== old ==
==> flow/design.v (excerpt) <==
module saw2sin
( input  var        i_clk
, input  var [15:0] i_saw
, output var [15:0] o_sin
);
Size: ~16 flip-flops, roughly 33 I/O pins.
make LEC_CHECK=0 CAP_MARGIN=20 CORE_ASPECT_RATIO=0.5 CORE_MARGIN=7 CORE_UTILIZATION=72 CTS_CLUSTER_DIAMETER=330 CTS_CLUSTER_SIZE=95 PLACE_DENSITY=0.4 SLEW_MARGIN=20 TNS_END_PERCENT=5 finish   # period 70.0 ns
run.sh (not shown) runs the stock make flow with config.mk's settings and CLKGATE_MAP_FILE=.
old reached the end of the flow, and the finished layout is clean on the timing, design-rule and antenna checks.
What new does differently from old at the input level:
- CORE_ASPECT_RATIO no longer set, was 0.5
- PLACE_DENSITY no longer set, was 0.4
- CTS_CLUSTER_SIZE no longer set, was 95
- CTS_CLUSTER_DIAMETER no longer set, was 330
- CORE_UTILIZATION now 57, was 72
- CORE_MARGIN now 2, was 7
- the clock period (ns, I/O delays scaled along) now 57.4, was 70.0
--- outcome ---
When the final numbers for old and new were put side by side, the number of setup buffers added after CTS turned out to be smaller in old. No crash in new: every stage finished, but the layout fails its final checks due to setup timing. [compare] base=old new=new: share of the core filled by cells before placement dropped 16 points; number of well taps grew by 28%. Global-route usage: new > old. new: met3 layer usage reported by global route 0.25 points above old. Maximum net fanout on the critical path is higher on old. Run comparison: new worst setup path startpoint i_saw[13]; old worst setup path startpoint i_saw[2]. new against old: worst setup slack -7.63 ns, count of placed standard cells in the final layout, fillers left out +2677, final period utilization +13 points.

* * *

## garnet
Starting RTL as in the previous note.
Settings: LEC_CHECK=0, ABC_AREA=0, CAP_MARGIN=10, CELL_PAD_IN_SITES_DETAIL_PLACEMENT=0, CORE_MARGIN=2, CORE_UTILIZATION=72, GPL_ROUTABILITY_DRIVEN=1, GPL_TIMING_DRIVEN=1, PLACE_DENSITY_LB_ADDON=0.13, SETUP_SLACK_MARGIN=-1.61, SLEW_MARGIN=20; clock period 28.8 ns.
Seen in the log of garnet: DPL-0038 during 3_5_place_dp, after which the run never completed.
## Diff of input files: lagoon against garnet
# garnet
export LEC_CHECK = 0
export ABC_AREA = 0
export CAP_MARGIN = 10
export CELL_PAD_IN_SITES_DETAIL_PLACEMENT = 0
export CORE_MARGIN = 2
export CORE_UTILIZATION = 72
export GPL_ROUTABILITY_DRIVEN = 1
export GPL_TIMING_DRIVEN = 1
export PLACE_DENSITY_LB_ADDON = 0.13
export SETUP_SLACK_MARGIN = -1.61
export SLEW_MARGIN = 20
create_clock -name core_clock -period 28.8 [get_ports {i_clk}]
# lagoon
export LEC_CHECK = 0
export CAP_MARGIN = 20
export CORE_MARGIN = 2
export CORE_UTILIZATION = 57
export SLEW_MARGIN = 20
create_clock -name core_clock -period 58.1 [get_ports {i_clk}]
==> comparison <==
lagoon never completed, since it errored out during 5_1_grt. garnet → lagoon: distinct cell type count of the synthesized netlist shows no meaningful change; async set-reset flop share out of synthesis about even; area of the synthesized netlist per yosys stat held. In lagoon relative to garnet, die outline height had gone up by more than 10%. When lagoon is set beside garnet, its area of the core region turns out to be about 27% larger. Aoi/oai-family share of the synthesized area delta (garnet -> lagoon): insignificant. Re floorplan utilization: garnet was higher than lagoon. Summary: die size, lagoon worse than garnet. From garnet to lagoon, area share of and/or/nand/nor cells after synthesis did not move at all. lagoon reports a higher die boundary width than garnet does.
--- input diff lagoon..maple ---
# lagoon
export LEC_CHECK = 0
export CAP_MARGIN = 20
export CORE_MARGIN = 2
export CORE_UTILIZATION = 57
export SLEW_MARGIN = 20
create_clock -name core_clock -period 58.1 [get_ports {i_clk}]
# maple
export LEC_CHECK = 0
export CAP_MARGIN = 20
export CORE_MARGIN = 2
export CORE_UTILIZATION = 40
export SLEW_MARGIN = 20
create_clock -name core_clock -period 70.0 [get_ports {i_clk}]
Findings:
Compared with lagoon, in maple floorplan die height went up 19%, half-perimeter wire length after placement went down 18%, initial standard-cell utilization of the core went down 17 points, horizontal extent of the die went up about 20%.
From lagoon to maple, post-synthesis share of cell area spent on full adders, half adders and majority gates did not move at all.
Having completed the whole flow, maple delivered a layout that passed the timing, design-rule and antenna checks.
Changes observed in maple relative to lagoon: number of rows created at floorplan has increased; post-placement cell area moved down.
What zinc does differently from maple at the input level:
# maple
export LEC_CHECK = 0
export CAP_MARGIN = 20
export CORE_MARGIN = 2
export CORE_UTILIZATION = 40
export SLEW_MARGIN = 20
create_clock -name core_clock -period 70.0 [get_ports {i_clk}]
# zinc
export LEC_CHECK = 0
export CAP_MARGIN = 20
export CORE_MARGIN = 2
export CORE_UTILIZATION = 40
export MIN_ROUTING_LAYER = met2
export SLEW_MARGIN = 20
create_clock -name core_clock -period 63.8 [get_ports {i_clk}]
--- outcome ---
Summary: global-route wire length before repair, zinc worse than maple
Comparing hold slack for zinc and maple, the smaller number came from zinc.
zinc does worse than maple on final instance area.
Higher non-clock buffer count goes to zinc over maple.
The maximum buffer depth of the clock tree was comparable across zinc and maple.
Length of routed wiring on met1 came out lower on zinc than on maple.
Cmp zinc and maple / antenna cell count / higher: zinc
zinc ended up with a lower number of cells on the critical path than maple did.
The following lists how amber was set up differently from zinc:
# zinc
export LEC_CHECK = 0
export CAP_MARGIN = 20
export CORE_MARGIN = 2
export CORE_UTILIZATION = 40
export MIN_ROUTING_LAYER = met2
export SLEW_MARGIN = 20
create_clock -name core_clock -period 63.8 [get_ports {i_clk}]
# amber
export LEC_CHECK = 0
export CAP_MARGIN = 20
export CORE_MARGIN = 2
export CORE_UTILIZATION = 15
export SLEW_MARGIN = 20
create_clock -name core_clock -period 76.6 [get_ports {i_clk}]
### Flow results
For amber, the launch point of the critical path was i_saw[14], unlike zinc, where it was i_saw[10].
Diff zinc -> amber: total track usage now smaller; non-clock buffer count went down 1436; final hold slack grew by 2.63 ns.

* * *

== run A ==
The RTL this note starts from:
==> flow/design.v <==
`default_nettype none
module cordic
( input  var [15:0] i_qph  
, output var [15:0] o_sin  
);
logic [15:0] i_x;
logic [15:0] i_y;
always_comb i_x = i_qph[15] ? 16'h0000 : 16'hDBD9;
always_comb i_y = i_qph[15] ? 16'hDBD9 : 16'h0000;
logic [22:0] cordic_angle [0:18];
always_comb cordic_angle[ 0] = 23'h25C80A;  
always_comb cordic_angle[ 1] = 23'h13F670;  
always_comb cordic_angle[ 2] = 23'h0A2223;  
always_comb cordic_angle[ 3] = 23'h05161A;  
always_comb cordic_angle[ 4] = 23'h028BAF;  
always_comb cordic_angle[ 5] = 23'h0145EC;  
always_comb cordic_angle[ 6] = 23'h00A2F8;  
always_comb cordic_angle[ 7] = 23'h00517C;  
always_comb cordic_angle[ 8] = 23'h0028BE;  
always_comb cordic_angle[ 9] = 23'h00145F;  
always_comb cordic_angle[10] = 23'h000A2F;  
always_comb cordic_angle[11] = 23'h000517;  
always_comb cordic_angle[12] = 23'h00028B;  
always_comb cordic_angle[13] = 23'h000145;  
always_comb cordic_angle[14] = 23'h0000A2;  
always_comb cordic_angle[15] = 23'h000051;  
always_comb cordic_angle[16] = 23'h000028;  
always_comb cordic_angle[17] = 23'h000014;  
always_comb cordic_angle[18] = 23'h00000A;  
/*verilator lint_off UNOPTFLAT*/
logic [18:0] x [0:19];
logic [18:0] y [0:19];
logic [22:0] p [0:19];
/*verilator lint_on UNOPTFLAT*/
always_comb x[0] = {1'b0, i_x, {2{1'b0}}};
always_comb y[0] = {1'b0, i_y, {2{1'b0}}};
always_comb p[0] = {i_qph, {7{1'b0}}};
/*verilator lint_off ALWCOMBORDER*/
for (genvar i = 0; i < 19; i = i + 1) begin: l_cordic_steps
  always_comb
    if (p[i][22]) begin
      x[i+1] = x[i] + (y[i] >>> (i+1));
      y[i+1] = y[i] - (x[i] >>> (i+1));
      p[i+1] = p[i] + cordic_angle[i];
    end else begin
      x[i+1] = x[i] - (y[i] >>> (i+1));
      y[i+1] = y[i] + (x[i] >>> (i+1));
      p[i+1] = p[i] - cordic_angle[i];
    end
end
/*verilator lint_on ALWCOMBORDER*/
always_comb
  if (i_qph > 16'd65508)   o_sin = 16'hFFFE;
  else if (i_qph < 16'd32) o_sin = i_qph + (i_qph >> 1);
  else                     o_sin = y[19][17:2];
endmodule
`default_nettype none
module saw2sin
( input  var        i_clk
, input  var [15:0] i_saw
, output var [15:0] o_sin
);
logic invert;
always_comb invert = i_saw[15];
logic reverse;
always_comb reverse = i_saw[14];
logic [15:0] qsaw;
always_comb qsaw = reverse
  ? {~i_saw[13:0], 2'b11}  
  : {i_saw[13:0], 2'b01};  
logic [15:0] qsin;
cordic cordic
( .i_qph (qsaw)
, .o_sin (qsin)
);
logic [16:0] sin;
always_ff @(posedge i_clk) sin <= reverse
  ? (invert ? ~{1'b1, qsin[15:0]}           
            : {1'b1, qsin[15:0]} + 17'd1)   
  : (invert ? ~{1'b1, qsin[15:0]} + 17'd2   
            : {1'b1, qsin[15:0]} + 17'd0);  
always_comb o_sin = sin[16:1];
endmodule
export LEC_CHECK = 0
export ABC_AREA = 0
export CAP_MARGIN = 10
export CELL_PAD_IN_SITES_DETAIL_PLACEMENT = 0
export CORE_MARGIN = 7
export CORE_UTILIZATION = 66
export CTS_CLUSTER_DIAMETER = 183
export CTS_CLUSTER_SIZE = 60
export GPL_ROUTABILITY_DRIVEN = 0
export GPL_TIMING_DRIVEN = 0
export PLACE_DENSITY = 0.35
export SETUP_SLACK_MARGIN = -2.0
export SLEW_MARGIN = 20
export TNS_END_PERCENT = 5
create_clock -name core_clock -period 55.4 [get_ports {i_clk}]
Completing all stages was not enough for run A: its layout failed the final checks because of negative setup slack.
The inputs of run B differ from those of run A as listed below.
==> flow/config.mk <==
export PLATFORM = sky130hd
export DESIGN_NAME = saw2sin
export DESIGN_NICKNAME = saw2sin
export VERILOG_FILES = /design/flow/design.v
export SDC_FILE = /design/flow/constraint.sdc
export NUM_CORES = 4
export LEC_CHECK = 0
export CAP_MARGIN = 20
export CORE_ASPECT_RATIO = 1.68
export CORE_MARGIN = 7
export CORE_UTILIZATION = 72
export CTS_CLUSTER_DIAMETER = 330
export CTS_CLUSTER_SIZE = 95
export PLACE_DENSITY = 0.35
export SLEW_MARGIN = 20
export TNS_END_PERCENT = 5
==> flow/constraint.sdc <==
create_clock -name core_clock -period 70.0 [get_ports {i_clk}]
set_input_delay 14.0000 -clock core_clock [delete_from_list [all_inputs] [get_ports {i_clk}]]
set_output_delay 14.0000 -clock core_clock [all_outputs]
set_load 0.01 [all_outputs]
Results
Run A finished all stages; however, its layout fails the closing checks, the failures being negative setup slack.
Run B did not stop at any stage, and its layout met the timing, design-rule and antenna checks.
Looking at largest net degree at the start of global routing, run B sits 12 higher than run A does.
i_saw[2] as the critical path startpoint was reported by run B, and i_saw[13] by run A.
Die size went down by a little under 10% going from run A to run B.
Run B vs run A on worst endpoint data arrival time: run B is the higher one.
The worst slew margin relative to its limit number comes out lower for run B vs run A.
Comparing run B and run A, the lower fraction of area in multi-input gates is on run A.
Run A -> run B: count of input and output buffers increased by a few percent
Ratio of final minimum period to clock period, run B and run A: larger value in run A
Run A and run B ended up with roughly the same share of final layout cell area taken by clock buffers and inverters.
Edits applied to the flow inputs when going from run B to run C:
--- a/flow/config.mk
+++ b/flow/config.mk
@@ -9 +9 @@
-export CORE_ASPECT_RATIO = 1.68
+export CORE_ASPECT_RATIO = 0.5
@@ -11 +11 @@
-export CORE_UTILIZATION = 72
+export CORE_UTILIZATION = 53
@@ -14 +13,0 @@
-export PLACE_DENSITY = 0.35
### Flow results
Run C closes out successfully: all stages finished, all timing, DRC and antenna checks passed. Changes observed in run C relative to run B: cell area rose by 310 um^2, via density per instance -8.7%, buffering overhead held. On wire length of the first global-routing pass, run C does worse than run B. NOTE: number of buffers inserted to repair setup after CTS in run C exceeds that of run B. Going from run B to run C, the via count of the first global-routing pass was found to have gone down by about 7%. Run C against run B: final standard cell utilization of the core shrank by 21 points, multi-input gate share of the layout cell area fell 0.69 points.
For run D, these inputs were changed with respect to run C:
--- a/flow/config.mk
+++ b/flow/config.mk
@@ -9,5 +9,2 @@
-export CORE_ASPECT_RATIO = 0.5
-export CORE_MARGIN = 7
-export CORE_UTILIZATION = 53
-export CTS_CLUSTER_DIAMETER = 330
-export CTS_CLUSTER_SIZE = 95
+export CORE_MARGIN = 2
+export CORE_UTILIZATION = 70
@@ -15 +11,0 @@
-export TNS_END_PERCENT = 5
==> flow/constraint.sdc <==
create_clock -name core_clock -period 54.0 [get_ports {i_clk}]
set_input_delay 10.8000 -clock core_clock [delete_from_list [all_inputs] [get_ports {i_clk}]]
set_output_delay 10.8000 -clock core_clock [all_outputs]
set_load 0.01 [all_outputs]
==> comparison <==
Run D failed in 3_5_place_dp with DPL-0038.
Run D vs. run C: starting density of the core went up by 17 points.
Changes observed in run D relative to run C: number of distinct library cells after synthesis level, synthesized cell count level, placer's final routability congestion estimate moved up, row count moved up, sequential share of the synthesized area level.
Mapped cell area came out exactly the same in run D and run C.
Summary: die size, run D better than run C
From run C to run D, share of flip-flops with an asynchronous set or reset after synthesis did not move at all.
Run C → run D: number of enable-type register cells in the synthesized netlist shows no meaningful change, width of the die now smaller.
Here is what was changed in the inputs of run E compared with run D.
--- a/flow/config.mk
+++ b/flow/config.mk
@@ -10 +10,2 @@
-export CORE_UTILIZATION = 70
+export CORE_UTILIZATION = 66
+export MAX_ROUTING_LAYER = met4
@@ -11,0 +13 @@
+export TNS_END_PERCENT = 5
==> flow/constraint.sdc <==
create_clock -name core_clock -period 62.6 [get_ports {i_clk}]
set_input_delay 12.5200 -clock core_clock [delete_from_list [all_inputs] [get_ports {i_clk}]]
set_output_delay 12.5200 -clock core_clock [all_outputs]
set_load 0.01 [all_outputs]
==> results <==
From run E to run D, post-synthesis simple-gate area fraction did not move at all. As of run E, global placement routability congestion had fallen by a few percent compared to run D. Comparing pre-placement core utilization for run E and run D, the smaller number came from run E. From run D to run E the numbers moved as follows: fraction of the yosys area taken by sequential cells shows no meaningful change, core box area higher, placement row count picked up an extra 2, floorplan die area picked up an extra 6.0%. As far as synthesized cell count goes, run D and run E are indistinguishable; the numbers are identical. Die width of run E exceeds that of run D by a few percent. FAIL for each of run E and run D.
Input-level comparison between run F and run E:
--- a/flow/config.mk
+++ b/flow/config.mk
@@ -10 +10,2 @@
-export CORE_UTILIZATION = 66
+export CORE_UTILIZATION = 72
+export CTS_CLUSTER_SIZE = 34
@@ -11,0 +13 @@
+export PLACE_DENSITY_LB_ADDON = 0.28
Results
- Run F: post-place setup slack lower than run E
- Diff run F..run E | flop and latch count out of synthesis | unchanged
- Run F is listed as incomplete: the tool reported an error in 5_1_grt and the run ended there.
- Reported for run F and run E, synthesized instance count turned out identical to the last digit.

* * *

## build 90
// saw2sin: RTL as listed in full above, without the edits since
Settings: LEC_CHECK=0, ABC_AREA=0, CAP_MARGIN=10, CELL_PAD_IN_SITES_DETAIL_PLACEMENT=0, CORE_MARGIN=2, CORE_UTILIZATION=71, CTS_CLUSTER_SIZE=75, GPL_ROUTABILITY_DRIVEN=0, GPL_TIMING_DRIVEN=1, MAX_ROUTING_LAYER=met4, PLACE_DENSITY=0.64, SETUP_SLACK_MARGIN=2.98, SLEW_MARGIN=20, TNS_END_PERCENT=65; clock period 63.1 ns.
Build 90 did not finish; a tool error ended it in global routing.
diff inputs: build 90 => build 98
# build 90
export LEC_CHECK = 0
export ABC_AREA = 0
export CAP_MARGIN = 10
export CELL_PAD_IN_SITES_DETAIL_PLACEMENT = 0
export CORE_MARGIN = 2
export CORE_UTILIZATION = 71
export CTS_CLUSTER_SIZE = 75
export GPL_ROUTABILITY_DRIVEN = 0
export GPL_TIMING_DRIVEN = 1
export MAX_ROUTING_LAYER = met4
export PLACE_DENSITY = 0.64
export SETUP_SLACK_MARGIN = 2.98
export SLEW_MARGIN = 20
export TNS_END_PERCENT = 65
create_clock -name core_clock -period 63.1 [get_ports {i_clk}]
# build 98
export LEC_CHECK = 0
export ABC_AREA = 0
export CAP_MARGIN = 10
export CELL_PAD_IN_SITES_DETAIL_PLACEMENT = 0
export CORE_MARGIN = 2
export CORE_UTILIZATION = 28
export GPL_ROUTABILITY_DRIVEN = 0
export GPL_TIMING_DRIVEN = 0
export SETUP_SLACK_MARGIN = 2.98
export SLEW_MARGIN = 20
export TNS_END_PERCENT = 40
create_clock -name core_clock -period 55.4 [get_ports {i_clk}]
--- outcome ---
Nothing crashed in build 98 and all stages finished; the problem is that the final layout failed, the offending checks being negative setup slack.
From build 90 to build 98, Yosys chip area did not move at all.
Build 98 against build 90: number of distinct library cell variants in the gate-level netlist after synthesis has remained practically unchanged; synthesized area barely changed; share of cell area taken by muxes after synthesis has remained practically unchanged.
[compare] base=build 90 new=build 98: chip footprint higher; floorplan-stage core utilization shrank by 43 points; detailed-placement wirelength estimate stayed essentially flat; count of instances resized after the clock tree is built climbed 3.2%.
What build 34 does differently from build 98 at the input level:
# build 98
export LEC_CHECK = 0
export ABC_AREA = 0
export CAP_MARGIN = 10
export CELL_PAD_IN_SITES_DETAIL_PLACEMENT = 0
export CORE_MARGIN = 2
export CORE_UTILIZATION = 28
export GPL_ROUTABILITY_DRIVEN = 0
export GPL_TIMING_DRIVEN = 0
export SETUP_SLACK_MARGIN = 2.98
export SLEW_MARGIN = 20
export TNS_END_PERCENT = 40
create_clock -name core_clock -period 55.4 [get_ports {i_clk}]
# build 34
export LEC_CHECK = 0
export ABC_AREA = 0
export CAP_MARGIN = 10
export CELL_PAD_IN_SITES_DETAIL_PLACEMENT = 0
export CORE_MARGIN = 2
export CORE_UTILIZATION = 57
export CTS_CLUSTER_DIAMETER = 183
export CTS_CLUSTER_SIZE = 100
export GPL_ROUTABILITY_DRIVEN = 0
export GPL_TIMING_DRIVEN = 0
export SETUP_SLACK_MARGIN = 2.98
export SLEW_MARGIN = 20
export TNS_END_PERCENT = 40
create_clock -name core_clock -period 55.4 [get_ports {i_clk}]
### Flow results
The final report for build 34 shows a completed flow and a layout that fails verification, specifically negative setup slack. Share of final layout cell area taken by non-clock buffers in build 34 vs build 98: down 3.6 points. Compared with build 98, in build 34 biggest fanout along the worst timing path now sits lower; fmax picked up an extra 0.000071 GHz; worst path setup slack after routing grew by 0.28 ns; fraction of synthesis flops using an asynchronous set or reset pin saw little to no change. Higher post-synthesis to final-layout area growth was reported by build 98, not build 34. The worst hold slack reported for build 34 is smaller than that of build 98 by 0.057 ns. Comparing build 98 with build 34, the sequential share of cell area came out essentially unchanged. In the flow results for build 34 and build 98, the aggregate global-route resource usage is smaller on build 98.
What build 73 does differently from build 34 at the input level:
# build 34
export LEC_CHECK = 0
export ABC_AREA = 0
export CAP_MARGIN = 10
export CELL_PAD_IN_SITES_DETAIL_PLACEMENT = 0
export CORE_MARGIN = 2
export CORE_UTILIZATION = 57
export CTS_CLUSTER_DIAMETER = 183
export CTS_CLUSTER_SIZE = 100
export GPL_ROUTABILITY_DRIVEN = 0
export GPL_TIMING_DRIVEN = 0
export SETUP_SLACK_MARGIN = 2.98
export SLEW_MARGIN = 20
export TNS_END_PERCENT = 40
create_clock -name core_clock -period 55.4 [get_ports {i_clk}]
# build 73
export LEC_CHECK = 0
export CAP_MARGIN = 20
export CORE_MARGIN = 2
export CORE_UTILIZATION = 57
export SLEW_MARGIN = 20
create_clock -name core_clock -period 57.4 [get_ports {i_clk}]
==> comparison <==
Build 34 → build 73: fraction of the mapped netlist area in compound gates was more or less identical; total of buffers placed on input and output ports went up by 3.2%; post-synthesis share of cell area spent on xor and xnor gates was more or less identical; mean instance size in the synthesized netlist was more or less identical. Build 73: aborted in global routing (tool error).
Relative to build 73, the following input files were edited for build 55:
# build 73
export LEC_CHECK = 0
export CAP_MARGIN = 20
export CORE_MARGIN = 2
export CORE_UTILIZATION = 57
export SLEW_MARGIN = 20
create_clock -name core_clock -period 57.4 [get_ports {i_clk}]
# build 55
export LEC_CHECK = 0
export CAP_MARGIN = 20
export CORE_MARGIN = 2
export CORE_UTILIZATION = 9
export SLEW_MARGIN = 20
create_clock -name core_clock -period 78.7 [get_ports {i_clk}]
--- outcome ---
Build 73: it failed with a tool error in global routing, so there are no final results.
Build 55 completed end to end with timing, DRC and antenna clean.
Number of standard cells reported by yosys came out exactly the same in build 55 and build 73.
As far as synthesized area is concerned, build 73 and build 55 perform about the same.
Between build 55 and build 73, the number of storage elements in the synthesis netlist does not differ in any meaningful way.
From build 73 to build 55, async set or reset register ratio after synthesis did not move at all.
In the tables for build 55 and build 73, routability congestion estimate from global placement reads higher with build 73.
Against build 73, build 55 reports a worst setup timing slack at the placement stage that is higher.
NOTE placeable core region build 73->build 55 increased by more than 100%
Adder and majority gate portion of the synthesized area came out exactly the same in build 55 and build 73.
